==> v23: inputs <==
==> flow/design.v (excerpt) <==
module ddr2_test
	(
	input  wire          clk,
	input  wire          reset,
	input  wire          writes_en,
	input  wire          reads_en,
	input  wire          calib_done, 
	output reg           ib_re,
	input  wire [31:0]   ib_data,
	input  wire [7:0]    ib_count,  
	input  wire          ib_valid,
	input  wire          ib_empty,
	output reg           ob_we,
	output reg  [31:0]   ob_data,
	input  wire [9:0]    ob_count,
	output reg           p0_rd_en_o, 
	input  wire          p0_rd_empty,
	input  wire [31:0]   p0_rd_data,
	input  wire          p0_cmd_full,
	output reg           p0_cmd_en,
	output reg  [2:0]    p0_cmd_instr,
	output reg  [29:0]   p0_cmd_byte_addr,
	output wire [5:0]    p0_cmd_bl_o, 
	input  wire          p0_wr_full,
	output reg           p0_wr_en,
	output reg  [31:0]   p0_wr_data,
	output wire [3:0]    p0_wr_mask,
	output reg [26:0]		MEMORY_COUNT  
	);
localparam FIFO_SIZE      = 1024;
localparam BURST_LEN      = 10;   
wire        rd_fifo_afull;
reg  [29:0] cmd_byte_addr_wr, cmd_byte_addr_rd;
reg  [5:0]  burst_cnt;
reg         write_mode;
  ...
clock: 1.46 ns
lec_check: 0
cap_margin: 20
core_margin: 2
core_utilization: 72
cts_cluster_size: 31
place_density_lb_addon: 0.01
setup_slack_margin: 0.43
slew_margin: 20
run.sh (not shown) runs the stock make flow with config.mk's settings and CLKGATE_MAP_FILE=.
==> v20: changes against v23 <==
CAP_MARGIN = 0   (was 20)
CORE_UTILIZATION = 65   (was 72)
CTS_CLUSTER_SIZE = 32   (was 31)
PLACE_DENSITY = 0.6   (was not set)
PLACE_DENSITY_LB_ADDON = not set   (was 0.01)
SETUP_SLACK_MARGIN = not set   (was 0.43)
==> flow/constraint.sdc (replaced) <==
create_clock -name core_clock -period 2.05 [get_ports {clk}]
set_input_delay 0.4100 -clock core_clock [delete_from_list [all_inputs] [get_ports {clk}]]
set_output_delay 0.4100 -clock core_clock [all_outputs]
set_load 0.01 [all_outputs]
==> flow_metrics.tcl <==
# yosys + openroad results
set metrics [dict create \
    error_line "[ERROR FLW-0024] Place density exceeds 1.0 (current PLACE_DENSITY_LB_ADDON =  0.01). Please check if the value of  PLACE_DENSITY_LB_ADDON is between 0 and 0.99." \
    synth_seq_share 0.550 \
    top_area_frac 0.318 \
    synth-edff-count 64 \
    coreArea_mm2 0.0113 \
    die_x_um 111 \
    haltStage "global placement (3_3_place_gp)" \
    status "aborted with a tool error" \
    die_area_mm2 0.0124 \
    fp_util 0.733 \
    die_h_um 111 \
    num_rows 39 \
    ys.flops 196 \
    async_flop_share 0 \
]
The numbers above come from v23.

==> flow_metrics.tcl <==
# place-and-route summary
set metrics [dict create \
    top_area_frac 0.318 \
    coreArea_mm2 0.0125 \
    die_area_mm2 0.0137 \
    die_x_um 117 \
    status "timing/DRC/antenna clean" \
    die_h_um 117 \
]
The numbers above come from v20.



==> build 62: inputs <==
==> flow/design.v <==
`timescale 1ns/1ps
module ddr2_test
	(
	input  wire          clk,
	input  wire          reset,
	input  wire          writes_en,
	input  wire          reads_en,
	input  wire          calib_done, 
	output reg           ib_re,
	input  wire [31:0]   ib_data,
	input  wire [7:0]    ib_count,  
	input  wire          ib_valid,
	input  wire          ib_empty,
	output reg           ob_we,
	output reg  [31:0]   ob_data,
	input  wire [9:0]    ob_count,
	output reg           p0_rd_en_o, 
	input  wire          p0_rd_empty,
	input  wire [31:0]   p0_rd_data,
	input  wire          p0_cmd_full,
	output reg           p0_cmd_en,
	output reg  [2:0]    p0_cmd_instr,
	output reg  [29:0]   p0_cmd_byte_addr,
	output wire [5:0]    p0_cmd_bl_o, 
	input  wire          p0_wr_full,
	output reg           p0_wr_en,
	output reg  [31:0]   p0_wr_data,
	output wire [3:0]    p0_wr_mask,
	output reg [26:0]		MEMORY_COUNT  
	);
localparam FIFO_SIZE      = 1024;
localparam BURST_LEN      = 10;   
wire        rd_fifo_afull;
reg  [29:0] cmd_byte_addr_wr, cmd_byte_addr_rd;
reg  [5:0]  burst_cnt;
reg         write_mode;
reg         read_mode;
reg         reset_d;
assign p0_cmd_bl_o = BURST_LEN - 1;
assign p0_wr_mask = 4'b0000;
always @(posedge clk) write_mode <= writes_en;
always @(posedge clk) read_mode <= reads_en;
always @(posedge clk) reset_d <= reset;
integer state;
localparam s_idle  = 0,
           s_write1 = 10,
           s_write2 = 11,
           s_write3 = 12,
           s_read1 = 20,
           s_read2 = 21,
           s_read3 = 22,
           s_read4 = 23,
			  s_writecmd0 = 30,
			  s_writecmd1 = 31,
			  s_readcmd0 = 40,
			  s_readcmd1 = 41;
always @(posedge clk) begin
	if (reset_d) begin
		state           	<= s_idle;
		burst_cnt       	<= BURST_LEN;
		cmd_byte_addr_wr  <= 0;
		cmd_byte_addr_rd  <= 0;
		p0_cmd_instr 		<= 3'b0;
		p0_cmd_byte_addr 	<= 30'b0;
		MEMORY_COUNT		<= 0;
		p0_cmd_instr 	<= 3'd0;
		p0_cmd_en 		<= 1'b0;
		p0_wr_en 		<= 1'b0;
		p0_rd_en_o 		<= 1'b0;
		ib_re 			<= 1'b0;
		ob_we 			<= 1'b0;
	end else begin
		case (state)
			s_idle: begin
				p0_cmd_en 	<= 1'b0;  
				p0_wr_en 	<= 1'b0;	
				p0_rd_en_o 	<= 1'b0;
				ib_re 		<= 1'b0;
				ob_we 		<= 1'b0;
				burst_cnt <= BURST_LEN;
				if ((p0_cmd_full == 1'b0) && (p0_cmd_en == 1'b0) && calib_done==1 && write_mode==1 && (ib_count >= BURST_LEN) && (MEMORY_COUNT<(27'd0-4*BURST_LEN))) begin
					state <= s_write1;
				end else if ((p0_cmd_full == 1'b0) && (p0_cmd_en == 1'b0) && calib_done==1 && read_mode==1 && (ob_count<(FIFO_SIZE-1-4*BURST_LEN) ) && (MEMORY_COUNT>4*BURST_LEN)) begin
					state <= s_readcmd0;
				end
			end
			s_write1: begin
				p0_wr_en <= 1'b0;					  
				ib_re <= 1'b1;
				state <= s_write2;
			end
			s_write2: begin
				ib_re <= 1'b0;
				if(ib_valid==1) begin
					p0_wr_data <= ib_data;
					burst_cnt <= burst_cnt - 1;
					state <= s_write3;
				end
			end
			s_write3: begin
				if (p0_wr_full == 1'b0) begin
					p0_wr_en   <= 1'b1;
					if (burst_cnt == 6'd0) begin
						state <= s_writecmd0;
						MEMORY_COUNT	  <= MEMORY_COUNT+4*BURST_LEN;
					end else begin
						state 			  <= s_write1;
					end
				end
			end
			s_writecmd0: begin
				p0_wr_en    	  <= 1'b0;
				p0_cmd_byte_addr <= cmd_byte_addr_wr;
				cmd_byte_addr_wr <= cmd_byte_addr_wr + 4*BURST_LEN;  
				p0_cmd_instr     <= 3'b000;
				state 			  <= s_writecmd1;
			end
			s_writecmd1: begin
				p0_cmd_en <= 1'b1;				 
				state <= s_idle;					 
			end
			s_readcmd0: begin
				p0_cmd_instr <= 3'b001;						 	 
				p0_cmd_byte_addr <= cmd_byte_addr_rd; 	 
				state <= s_readcmd1;	
			end
			s_readcmd1: begin
				p0_cmd_en <= 1'b1;					 
				state <= s_read1;	
			end
			s_read1: begin
				p0_cmd_en <= 1'b0;				  
				if (p0_rd_empty==0) begin 		  
					p0_rd_en_o  <= 1'b1;			  
					state <= s_read2;
				end
			end
			s_read2: begin
				ob_data <= p0_rd_data;		 
				p0_rd_en_o  <= 1'b0;					 	 
				state <= s_read3;
			end
			s_read3: begin
				ob_we 		  <= 1'b1;		 
				burst_cnt <= burst_cnt - 1;		 
				state <= s_read4;
			end
			s_read4: begin
				ob_we <= 1'b0;								 
				if ((burst_cnt == 6'd0)) begin 	 
					MEMORY_COUNT <= MEMORY_COUNT - 4*BURST_LEN; 			 
					cmd_byte_addr_rd	<= cmd_byte_addr_rd + 4*BURST_LEN;  
					state <= s_idle;
				end else begin
					state <= s_read1;
				end
			end
		endcase
	end
end
endmodule
==> flow/run.sh <==
#!/bin/bash
# the make line also repeats each setting of config.mk as NAME=value (left out here)
make -C /OpenROAD-flow-scripts/flow DESIGN_CONFIG=/design/flow/config.mk WORK_HOME=/design/flow/orfs CLKGATE_MAP_FILE= finish
==> flow/config.mk <==
export PLATFORM = sky130hd
export DESIGN_NAME = ddr2_test
export DESIGN_NICKNAME = ddr2_test
export VERILOG_FILES = /design/flow/design.v
export SDC_FILE = /design/flow/constraint.sdc
export NUM_CORES = 4
export LEC_CHECK = 0
export ABC_AREA = 1
export CAP_MARGIN = 20
export CORE_MARGIN = 2
export CORE_UTILIZATION = 72
export CTS_CLUSTER_DIAMETER = 203
export CTS_CLUSTER_SIZE = 31
export PLACE_DENSITY_LB_ADDON = 0.01
export SLEW_MARGIN = 20
==> flow/constraint.sdc <==
create_clock -name core_clock -period 1.33 [get_ports {clk}]
set_input_delay 0.2660 -clock core_clock [delete_from_list [all_inputs] [get_ports {clk}]]
set_output_delay 0.2660 -clock core_clock [all_outputs]
set_load 0.01 [all_outputs]
==> trial 73: changes against build 62 <==
--- a/flow/config.mk
+++ b/flow/config.mk
@@ -6,10 +6,8 @@
 export NUM_CORES = 4
 export LEC_CHECK = 0
-export ABC_AREA = 1
 export CAP_MARGIN = 20
 export CORE_MARGIN = 2
 export CORE_UTILIZATION = 72
-export CTS_CLUSTER_DIAMETER = 203
-export CTS_CLUSTER_SIZE = 31
+export CTS_CLUSTER_SIZE = 37
 export PLACE_DENSITY_LB_ADDON = 0.01
 export SLEW_MARGIN = 20
==> flow/constraint.sdc (replaced) <==
create_clock -name core_clock -period 2.47 [get_ports {clk}]
set_input_delay 0.4940 -clock core_clock [delete_from_list [all_inputs] [get_ports {clk}]]
set_output_delay 0.4940 -clock core_clock [all_outputs]
set_load 0.01 [all_outputs]
==> build 65: changes against build 62 <==
==> flow/config.mk (replaced) <==
export PLATFORM = sky130hd
export DESIGN_NAME = ddr2_test
export DESIGN_NICKNAME = ddr2_test
export VERILOG_FILES = /design/flow/design.v
export SDC_FILE = /design/flow/constraint.sdc
export NUM_CORES = 4
export LEC_CHECK = 0
export CAP_MARGIN = 20
export CORE_MARGIN = 2
export CORE_UTILIZATION = 58
export PLACE_DENSITY = 0.6
export SLEW_MARGIN = 20
==> flow/constraint.sdc (replaced) <==
create_clock -name core_clock -period 1.35 [get_ports {clk}]
set_input_delay 0.2700 -clock core_clock [delete_from_list [all_inputs] [get_ports {clk}]]
set_output_delay 0.2700 -clock core_clock [all_outputs]
set_load 0.01 [all_outputs]
==> reports/notes.md <==
The flow did not finish. Last flow stage reached: 4_1_cts. The tool reported: "[ERROR DPL-0038] Utilization greater than 100%, impossible to legalize". After Yosys synthesis, full adders, half adders and majority gates account for 1.06% of the synthesized area.

By area the synthesized netlist is led by sky130_fd_sc_hd__dfxtp_1 (32%), sky130_fd_sc_hd__edfxtp_1 (23%), sky130_fd_sc_hd__nor2_1 (6.2%). The chip occupies 15300 µm².
The numbers above come from build 65.

==> reports/notes.md <==
The flow stopped in 5_1_grt. Among the non-sequential cells, simple AND/OR/NAND/NOR gates take the most area. The run gives 17 for the number of buffers created by CTS. Yosys attributes the largest share of cell area to sky130_fd_sc_hd__dfxtp_1 (32%), sky130_fd_sc_hd__edfxtp_1 (23%), sky130_fd_sc_hd__nor2_1 (6.2%).

The tool reported: "[ERROR GRT-0232] Routing congestion too high. Check the congestion heatmap in the GUI". The run stopped with a tool error. Arithmetic-cell share of the synthesized area counting full adders, half adders and majority gates: 1.06%.

Per the OpenROAD floorplan log, the area of the die is 12400 µm².
The numbers above come from trial 73.

==> reports/notes.md <==
The floorplan core area was 11900 µm². The overall die area is 13000 µm². Of the post-synthesis cell area, the part taken by muxes is 0%. The initial core utilization came out at 73.3%.

The run stopped with a tool error. The first error in the log reads "[ERROR FLW-0024] Place density exceeds 1.0 (current PLACE_DENSITY_LB_ADDON =  0.01). Please check if the value of  PLACE_DENSITY_LB_ADDON is between 0 and 0.99". Last flow stage reached: 3_3_place_gp. The arithmetic-cell share of the synthesized area counting full adders, half adders and majority gates was 1.00%. The run gives 0.602% for the xor/xnor cell area share of the yosys netlist.
The numbers above come from build 62.



==> job 6597 <==
Starts from the design.v that is shown in full above.
Settings: LEC_CHECK=0, CAP_MARGIN=20, CORE_MARGIN=2, CORE_UTILIZATION=40, PLACE_DENSITY=0.6, SLEW_MARGIN=20; clock period 3.0 ns.
==> inputs of job 8469, as changes to job 6597 <==
CORE_UTILIZATION = 58   (was 40)
PLACE_DENSITY = default   (was 0.6)
SETUP_SLACK_MARGIN = -0.05   (was default)
==> flow/constraint.sdc (replaced) <==
create_clock -name core_clock -period 1.99 [get_ports {clk}]
set_input_delay 0.3980 -clock core_clock [delete_from_list [all_inputs] [get_ports {clk}]]
set_output_delay 0.3980 -clock core_clock [all_outputs]
set_load 0.01 [all_outputs]
==> results <==
Run status: job 6597 complete, no violations; job 8469 complete, but fails checks
Reasons for failing layout checks: job 6597 -; job 8469 setup timing
Unrepaired setup endpoints after global routing: job 6597 false; job 8469 true
MI comb area: job 6597 3420 µm²; job 8469 3530 µm²
Net count, final: job 6597 1117; job 8469 1170
Core Util, Final: job 6597 55.0%; job 8469 83.2%
Critical-path cell with the highest stage delay: job 6597 dfxtp_1; job 8469 clkdlybuf4s50_1
Relative slew margins: job 6597 31.8%; job 8469 58.0%
Area taken by flip-flops and latches: job 6597 4570 µm²; job 8469 4570 µm²
Flop2flop setup slack: job 6597 0.65 ns; job 8469 0.01 ns
Type of the tightest min-delay check: job 6597 register to register; job 8469 input pin to register
Maximum number of pins on one net before global-route repair: job 6597 74; job 8469 63
Area growth syn-to-layout: job 6597 34.6%; job 8469 39.7%
Sum of internal, switching and leakage power: job 6597 5.24 mW; job 8469 7.93 mW
Clock share of power: job 6597 44.0%; job 8469 44.2%
Placer congestion estimate: job 6597 0.795; job 8469 0.876
Combinational-cell power consumption: job 6597 174 µW; job 8469 275 µW


==> v8 <==
Starts from the design.v that is shown in full above.
Settings: LEC_CHECK=0, CAP_MARGIN=20, CELL_PAD_IN_SITES_GLOBAL_PLACEMENT=0, CORE_ASPECT_RATIO=0.5, CORE_MARGIN=3, CORE_UTILIZATION=40, CTS_CLUSTER_DIAMETER=340, CTS_CLUSTER_SIZE=71, GPL_TIMING_DRIVEN=0, PLACE_DENSITY=0.35, SETUP_SLACK_MARGIN=0.7, SLEW_MARGIN=20, TNS_END_PERCENT=5; clock period 3.0 ns.
==> v1: changes against v8 <==
--- a/flow/config.mk
+++ b/flow/config.mk
@@ -8,4 +8,3 @@
 export CAP_MARGIN = 20
-export CELL_PAD_IN_SITES_GLOBAL_PLACEMENT = 0
-export CORE_ASPECT_RATIO = 0.5
+export CORE_ASPECT_RATIO = 1.11
 export CORE_MARGIN = 3
@@ -14,6 +13,3 @@
 export CTS_CLUSTER_SIZE = 71
-export GPL_TIMING_DRIVEN = 0
-export PLACE_DENSITY = 0.35
-export SETUP_SLACK_MARGIN = 0.7
+export PLACE_DENSITY_LB_ADDON = 0.12
 export SLEW_MARGIN = 20
-export TNS_END_PERCENT = 5
==> notes <==
- Synthesized area is the same in v1 and v8.
- Final cell count: v8 is higher than v1 (5.2%).
- Between v1 and v8, the lower die area is in v1 (gap about 0.45%, measured against v8).
- In sequential power, v8 and v1 hardly differ.
- Combinational power: v8 is higher than v1 (21%).
- Between v1 and v8, the lower via count is in v1 (gap 5.2%, measured against v8).
- Against v8, the non-clock buffer count of v1 is lower by 54.
==> figures <==
	v8	v1
Overall power consumption	5.17 mW	5.37 mW
Worst vdd rail ir drop	0.341 mV	0.431 mV
Pre-CTS WS	453 ps	426 ps
Detailed-route vias per instance	5.07	5.06
Worst Hold Slack	493 ps	486 ps
Final GP Congestion	0.844	0.801
First-pass GRT wire length	37.9 mm	32.8 mm
Via Count	6851	6492
Endpoint arrival time on the critical path	2580 ps	2660 ps
Filler cell count	1807	1797
Status	timing/DRC/antenna clean	timing/DRC/antenna clean
DR WL met3	1.21 mm	1.21 mm
Worst-case clock skew	7.44 ps	8.18 ps
Overall global routing resource usage	0.217	0.183
Iteration count of the initial detailed-routing pass	4	5
Leakage	3.89 nW	3.77 nW
Power figures rest on the tool's default switching activity, not on a simulated workload.
